## riscv_cpu
module riscv_cpu(
	input  rst,
	input  clk,
	output reg [31:0] PC,
	output Inst_Req_Valid,
	input Inst_Req_Ack,
	input  [31:0] Instruction,
	input Inst_Valid,
	output Inst_Ack,
	output [31:0] Address,
	output MemWrite,
	output [31:0] Write_data,
	output [3:0] Write_strb,
	output MemRead,
	input Mem_Req_Ack,
	input  [31:0] Read_data,
	input Read_data_Valid,
	output Read_data_Ack
);
For scale: about 5800 cells after synthesis, roughly 180 I/O pins, roughly 72000 µm² of cells after synthesis.
clock: 4.7 ns
lec_check: 0
cap_margin: 20
core_margin: 2
core_utilization: 57
cts_cluster_size: 34
hold_slack_margin: 0.27
place_density_lb_addon: 0.03
setup_slack_margin: 1.37
slew_margin: 20
tns_end_percent: 60
run.sh (not shown) runs the stock make flow with config.mk's settings and CLKGATE_MAP_FILE=.
The starting point finished but fails on negative setup slack.
==> next run, changes <==
CORE_UTILIZATION = 64   (was 57)
CTS_CLUSTER_SIZE = unset   (was 34)
HOLD_SLACK_MARGIN = unset   (was 0.27)
MAX_ROUTING_LAYER = met4   (was unset)
PLACE_DENSITY_LB_ADDON = unset   (was 0.03)
SETUP_SLACK_MARGIN = -0.38   (was 1.37)
TNS_END_PERCENT = unset   (was 60)
clock period = 5.72 ns   (was 4.7 ns; I/O delays follow)
Effect:
- With this change the flow stopped in 5_1_grt
- synthesized area stays the same
- die area is lower by roughly a tenth
- synthesized cell count does not change
==> next run, changes <==
CORE_UTILIZATION = 11   (was 64)
MAX_ROUTING_LAYER = unset   (was met4)
SETUP_SLACK_MARGIN = unset   (was -0.38)
clock period = 10.6 ns   (was 5.72 ns; I/O delays follow)
With this change the flow went through all stages and came out clean.
Synthesized area is unchanged.
Die area goes up to 5.7 times its value.
Synthesized cell count does not change.
==> next run, changes <==
CORE_UTILIZATION = 57   (was 11)
SETUP_SLACK_MARGIN = 0.83   (was unset)
clock period = 4.46 ns   (was 10.6 ns; I/O delays follow)
- With this change the flow produced a layout that fails on negative setup slack
- sequential share of layout area goes down by 1.4 points
- clock skew goes down by 0.057 ns
- wire length goes up by a few percent
- synthesized area is unchanged
- setup slack gets worse by 3.8 ns
- final cell count goes down by well over a third
- design area goes up by a few percent

---

Starting RTL as in the previous note.
## riscv_cpu
module riscv_cpu(
	input  rst,
	input  clk,
	output reg [31:0] PC,
	output Inst_Req_Valid,
	input Inst_Req_Ack,
	input  [31:0] Instruction,
	input Inst_Valid,
	output Inst_Ack,
	output [31:0] Address,
	output MemWrite,
	output [31:0] Write_data,
	output [3:0] Write_strb,
	output MemRead,
	input Mem_Req_Ack,
	input  [31:0] Read_data,
	input Read_data_Valid,
	output Read_data_Ack
);
make LEC_CHECK=0 ABC_AREA=1 CAP_MARGIN=20 CORE_ASPECT_RATIO=1.1 CORE_MARGIN=2 CORE_UTILIZATION=72 CTS_CLUSTER_DIAMETER=394 CTS_CLUSTER_SIZE=98 SLEW_MARGIN=20 TNS_END_PERCENT=100 finish   # period 2.71 ns
The baseline stopped in 5_1_grt (GRT-0232).
Edit:
- CAP_MARGIN: 20 -> 30
- CORE_ASPECT_RATIO: 1.1 -> default
- CORE_UTILIZATION: 72 -> 40
- CTS_CLUSTER_DIAMETER: 394 -> default
- CTS_CLUSTER_SIZE: 98 -> 14
- TNS_END_PERCENT: 100 -> default
- clock period: 2.71 -> 8.5 ns (I/O delays scaled with it)
Result: With this change the flow completed with no timing, DRC or antenna violations; synthesized cell count stays the same; die size rose by 79%; synthesized area does not change.
Edit:
- ABC_AREA: 1 -> default
- CAP_MARGIN: 30 -> 20
- CORE_UTILIZATION: 40 -> 57
- CTS_CLUSTER_SIZE: 14 -> default
- SETUP_SLACK_MARGIN: default -> 0.96
- clock period: 8.5 -> 5.43 ns (I/O delays scaled with it)
=> With this change the flow reached the layout checks and failed them: negative setup slack; core utilization goes up by 26 points; clock skew barely changes; sequential cell count does not change; setup slack degrades by 2.0 ns; power grows by well over a third; first-iteration DRC count is lower by about a fifth.
Edit:
- CORE_UTILIZATION: 57 -> 40
- SETUP_SLACK_MARGIN: 0.96 -> default
- clock period: 5.43 -> 8.5 ns (I/O delays scaled with it)
Result:
- Now the flow completed without violations
- synthesized area stays the same
- design area falls by 8.7%
- via count falls by 9.0%
Edit:
- CORE_UTILIZATION: 40 -> 59
- SETUP_SLACK_MARGIN: default -> 1.49
- clock period: 8.5 -> 5.72 ns (I/O delays scaled with it)
What happened: The new run finished but failed the layout checks on negative setup slack; cell area came out higher by 10%; clock skew rose by 0.021 ns; wire length goes up by 7.4%; sequential cell count is unchanged; sequential share of layout area shrinks by 4.0 points; via count goes up by 15%; synthesized cell count stays the same.
Edit:
- CORE_UTILIZATION: 59 -> 31
- SETUP_SLACK_MARGIN: 1.49 -> default
- clock period: 5.72 -> 8.04 ns (I/O delays scaled with it)
=>
- With this change the flow finished clean
- wire length is lower by a little under a tenth
- first-iteration DRC count decreases by a quarter to a third
- setup slack gains 1.3 ns
- via count went down by roughly a tenth
- global-route usage shrinks by 28 points
- power came out lower by a quarter to a third

---

Setup of wip/pepper:
Starting RTL as in the previous note.
export LEC_CHECK = 0
export CAP_MARGIN = 40
export CELL_PAD_IN_SITES_DETAIL_PLACEMENT = 0
export CORE_MARGIN = 2
export CORE_UTILIZATION = 56
export MIN_ROUTING_LAYER = met1
export SETUP_SLACK_MARGIN = 0.67
export SLEW_MARGIN = 20
export TNS_END_PERCENT = 70
create_clock -name core_clock -period 2.59 [get_ports {clk}]
wip/pepper did not make it past 5_1_grt, where a tool error ended it.
Changes in wip/fjord relative to wip/pepper:
Settings: CORE_UTILIZATION changed from 56 to 58; SETUP_SLACK_MARGIN changed from 0.67 to 1.47; PLACE_DENSITY_LB_ADDON newly set to 0.04; the clock period (ns, I/O delays scaled along) changed from 2.59 to 5.17.
Findings:
Final checks on wip/fjord, whose flow otherwise completed, came back failing, citing negative setup slack.
In wip/fjord, the number of buffers created by CTS came out 1 below the value in wip/pepper.
Going from wip/pepper to wip/fjord, count of distinct cell types in the synthesized netlist stayed essentially flat, placed standard-cell area went down 4500 µm², horizontal extent of the die lost 1.7%.
diff inputs: wip/fjord => wip/willow
Settings: CORE_UTILIZATION: 58 -> 66; CAP_MARGIN: 40 -> 20; MAX_ROUTING_LAYER: unset -> met4; MIN_ROUTING_LAYER: met1 -> unset; TNS_END_PERCENT: 70 -> unset; PLACE_DENSITY_LB_ADDON: 0.04 -> unset; CELL_PAD_IN_SITES_DETAIL_PLACEMENT: 0 -> unset; SETUP_SLACK_MARGIN: 1.47 -> 0.83; the clock period (ns, I/O delays scaled along): 5.17 -> 7.03.
--- outcome ---
- wip/willow terminated abnormally: 5_1_grt reported GRT-0232.
- Between wip/fjord and wip/willow, the initial standard-cell utilization of the core is lower for wip/fjord.
- Taking wip/fjord as the reference, in wip/willow chip area from the yosys synthesis statistics ~0 delta; horizontal die size down 6.2%; post-DP HPWL decreased by 5.8 mm relative to the old numbers.
- Looking at overall die height across wip/fjord and wip/willow, the one that comes out lower is wip/willow.
- Die size down 12% in wip/willow wrt wip/fjord
#### Input delta (wip/delta over wip/willow)
Settings: swapping 66 for 40 in CORE_UTILIZATION; clearing MAX_ROUTING_LAYER, which used to be met4; clearing SETUP_SLACK_MARGIN, which used to be 0.83; swapping 7.03 for 5.92 in the clock period (ns, I/O delays scaled along).
--- outcome ---
- Placed cell area: wip/delta vs wip/willow up 8.2%
- To summarise wip/delta: no stage aborted, but the layout did not pass its checks, failing on negative setup slack.
- From wip/willow to wip/delta the numbers moved as follows: die area went up 64%, summed standard-cell area reported by yosys held, number of cell rows went up about 28%, half-perimeter wire length of the detailed placement result went up 6.6 mm, post-placement cell count went up 1568.

---

Starting RTL as in the previous note.
## riscv_cpu
module riscv_cpu(
	input  rst,
	input  clk,
	output reg [31:0] PC,
	output Inst_Req_Valid,
	input Inst_Req_Ack,
	input  [31:0] Instruction,
	input Inst_Valid,
	output Inst_Ack,
	output [31:0] Address,
	output MemWrite,
	output [31:0] Write_data,
	output [3:0] Write_strb,
	output MemRead,
	input Mem_Req_Ack,
	input  [31:0] Read_data,
	input Read_data_Valid,
	output Read_data_Ack
);
reg [31:0] IR ;
reg [31:0] MDR;
reg [31:0] PC_reg;
reg [31:0] ALU_reg;
reg [31:0] RF_reg1;
reg [31:0] RF_reg2;
wire RegWrite_Valid;
wire MemRead_Valid ;
wire MemWrite_Valid;
wire [31:0] ALUResult;
wire        zero     ;
wire [31:0] PCset   ;
wire [31:0] PCadd4  ;
wire [31:0] PCoffset;
wire [31:0] signextend_out;
wire [31:0] zeroextend_out;
wire [31:0] shiftleft2_out;
wire [31:0]sext;
wire [31:0]sext_b;
wire [31:0]sext_u;
wire [9:0]ALUOp;
wire [2:0]ALUSrcA;
wire [2:0]ALUSrcB;
wire [3:0]RegSrc;
wire [1:0]Branch;
wire      Reg_Write;   
wire      RegWrite;
wire      BranchPerf;
wire [7:0]MemSrc;
wire      DataRead; 
wire      PCWrite;
wire      IRWrite;
wire      PCSrc;
wire [4 :0] RF_waddr ;
wire [4 :0] RF_raddr1;
wire [4 :0] RF_raddr2;
wire        RF_wen   ;
wire [31:0] RF_wdata ;
wire [31:0] RF_rdata1;
wire [31:0] RF_rdata2;
wire [31:0] ALU_data1;
wire [31:0] ALU_data2;
wire [31:0] MemOutput;
wire [31:0] RegOutput;
wire IR_wen;
assign IR_wen = ~DataRead & IRWrite;
always @(posedge clk) 
begin
    IR <= IR_wen ? Instruction : IR;
end
always @(posedge clk) 
begin
    MDR <= DataRead ? Read_data : MDR;
end
always @(posedge clk) 
begin
    ALU_reg <= ALUResult;
end
always @(posedge clk) 
begin
    RF_reg1 <= RF_rdata1;
end
always @(posedge clk) 
begin
    RF_reg2 <= RF_rdata2;
end
always @(posedge clk) 
begin
    if(rst)
        PC_reg <= PC_reg;
    else
        PC_reg <= PC;
end
always@(posedge clk) 
begin
    if(rst)
         PC <= 32'd0;
    else                  
        PC <= (PCWrite | BranchPerf) ? PCset : PC;           
end
assign BranchPerf = (Branch[0] & zero) | (Branch[1] &~zero);
assign PCset = PCSrc ? ALUResult : ALU_reg; 
control Control(
    clk,
    rst,
    Inst_Req_Ack,
    IR,
    Inst_Valid,
    Mem_Req_Ack,
    Read_data_Valid,
    sext,
    sext_b,
    sext_u,    
    ALUOp,
    ALUSrcA,
    ALUSrcB,
  ...
export LEC_CHECK = 0
export ABC_AREA = 1
export CAP_MARGIN = 20
export CORE_ASPECT_RATIO = 0.5
export CORE_MARGIN = 2
export CORE_UTILIZATION = 72
export CTS_CLUSTER_DIAMETER = 394
export CTS_CLUSTER_SIZE = 98
export SLEW_MARGIN = 20
export TNS_END_PERCENT = 5
create_clock -name core_clock -period 2.71 [get_ports {clk}]
The baseline died in global routing (5_1_grt) on GRT-0232.
Change:
- ABC_AREA: 1 -> unset
- CORE_ASPECT_RATIO: 0.5 -> unset
- CORE_UTILIZATION: 72 -> 40
- CTS_CLUSTER_DIAMETER: 394 -> unset
- CTS_CLUSTER_SIZE: 98 -> unset
- TNS_END_PERCENT: 5 -> unset
- clock period: 2.71 -> 8.04 ns (I/O delays scaled with it)
Effect:
- With this change the flow completed and failed the layout checks on antenna violations
- die area rises by about 70%
- area after synthesis fell by about 3.2%
- synthesized cell count went down by about 40%
Change:
- CORE_UTILIZATION: 40 -> 57
- CTS_CLUSTER_SIZE: unset -> 34
- HOLD_SLACK_MARGIN: unset -> 0.27
- SETUP_SLACK_MARGIN: unset -> 0.96
- clock period: 8.04 -> 4.7 ns (I/O delays scaled with it)
=> The new run finished with negative setup slack left; worst setup slack degrades by 2100 ps; flip-flop count does not change; via count came out higher by roughly a tenth.

---

== run 1 ==
riscv_cpu again, from the RTL that the note above started with.
clock: 5.17 ns
lec_check: 0
cap_margin: 0
cell_pad_in_sites_detail_placement: 0
core_margin: 2
core_utilization: 64
cts_cluster_size: 37
min_routing_layer: met1
place_density_lb_addon: 0.04
setup_slack_margin: 1.47
slew_margin: 20
tns_end_percent: 70
Seen in the log of run 1: GRT-0232 during global routing (5_1_grt), after which the run never completed.
--- input diff run 1..run 2 ---
- a change of PLACE_DENSITY_LB_ADDON from 0.04 to 0.02
- a change of SETUP_SLACK_MARGIN from 1.47 to 1.49
- a change of CAP_MARGIN from 0 to 20
- a change of CTS_CLUSTER_SIZE from 37 to 46
- a deleted MIN_ROUTING_LAYER that had been met1
- a deleted CELL_PAD_IN_SITES_DETAIL_PLACEMENT that had been 0
- a deleted TNS_END_PERCENT that had been 70
- a change of the clock period (ns, I/O delays scaled along) from 5.17 to 5.72
Findings:
The multiplexer area fraction after synthesis of run 2 and that of run 1 are within noise of each other.
Lower placed cell count among run 2 and run 1: run 2
Run 2 vs run 1: placed cell area down slightly
Run 1 → run 2: sum of net half-perimeters after detailed placement has decreased; part of the Yosys area used for sequential elements has remained practically unchanged; post-synthesis instance total has remained practically unchanged; post-cts resize count has decreased; count of buffers inserted at the top-level ports has remained practically unchanged.
On worst setup slack after placement: between run 2 and run 1, it ends up higher for run 2.
Looking at count of H-tree levels built during CTS across run 2 and run 1, the one that comes out lower is run 1.
Run 2 did not run to completion, as it errored out during global routing (5_1_grt).
What run 3 does differently from run 2 at the input level:
- changing CTS_CLUSTER_SIZE from 46 to 36
- changing CORE_UTILIZATION from 64 to 61
- setting HOLD_SLACK_MARGIN to 0.27 for the first time
- removing PLACE_DENSITY_LB_ADDON (formerly 0.02)
- changing SETUP_SLACK_MARGIN from 1.49 to 0.96
- changing the clock period (ns, I/O delays scaled along) from 5.72 to 5.43
## What came out
Taking run 2 as the reference, in run 3 area of the core moved up, pre-CTS worst setup slack down 460 ps, maximum level of the CTS H-tree moved down, number of cell rows rose by 3, core utilization at floorplan now sits lower. In run 3 relative to run 2, die extent in y had gone up by a few percent. Compared to run 2, run 3 was floorplanned on a bigger die. Diff run 2 -> run 3: number of buffers added to fix hold violations after cts held steady; standard cell area after detailed placement rose by 670 sq um; number of placed instances, taps included moved up. Run 2 failed in global routing (5_1_grt) with GRT-0232. Status(run 3) = ERROR, stage = global routing (5_1_grt).
The following lists how run 4 was set up differently from run 3:
- a change of SETUP_SLACK_MARGIN from 0.96 to 0.83
- a deleted CTS_CLUSTER_SIZE that had been 36
- a deleted HOLD_SLACK_MARGIN that had been 0.27
- an added MAX_ROUTING_LAYER of met4
- a change of CORE_UTILIZATION from 61 to 66
- a change of the clock period (ns, I/O delays scaled along) from 5.43 to 7.02
Notes after the runs:
- Run 4 vs. run 3: standard cell core area fell 7.7%; routability congestion estimate rose 0.011.
- Changes observed in run 4 relative to run 3: starting utilization of the core area picked up an extra 5.1 points, placement-stage worst setup slack grew by 1330 ps, count of cells resized by post-cts repair now sits lower, die boundary width fell 13 um, cell area reported after detailed placement fell by 6.4%.
- Area fraction in xor and xnor cells: run 4 vs run 3 identical
- Relative to run 3, run 4 improves half-perimeter wire length of the detailed placement result.
- Area reported by Yosys stat: run 3 vs run 4, no meaningful difference
- Die area improves in run 4 relative to run 3.
- Stage in which a tool error killed run 3: global routing (5_1_grt).
- Run 4 did not make it past global routing (5_1_grt), where a tool error ended it.
[inputs] run 5 vs run 4
- CELL_PAD_IN_SITES_GLOBAL_PLACEMENT now 3, previously not set
- MIN_ROUTING_LAYER now met2, previously not set
- SETUP_SLACK_MARGIN no longer set, was 0.83
- CORE_UTILIZATION now 40, was 66
- the clock period (ns, I/O delays scaled along) now 8.5, was 7.02
[summary]
Run 5: full flow OK, the timing, DRC and antenna checks passed. Between run 4 and run 5, initial standard-cell utilization of the core is lower for run 5, run 4 comes in above that. Changes observed in run 5 relative to run 4: total placed instance area shows an increase of about 0.6%, worst setup timing slack at the placement stage shows an increase of 580 ps, synthesized cell count shows no meaningful change, chip area from the yosys synthesis statistics shows no meaningful change, post-CTS repair timing setup buffer count shows a reduction of 53. Going from run 4 to run 5, the number of resized instances in the post-cts repair step was found to have gone down by 186. Die size came out higher on run 5 than on run 4.
No activity file was given, so power comes from the tool's default toggle rates.
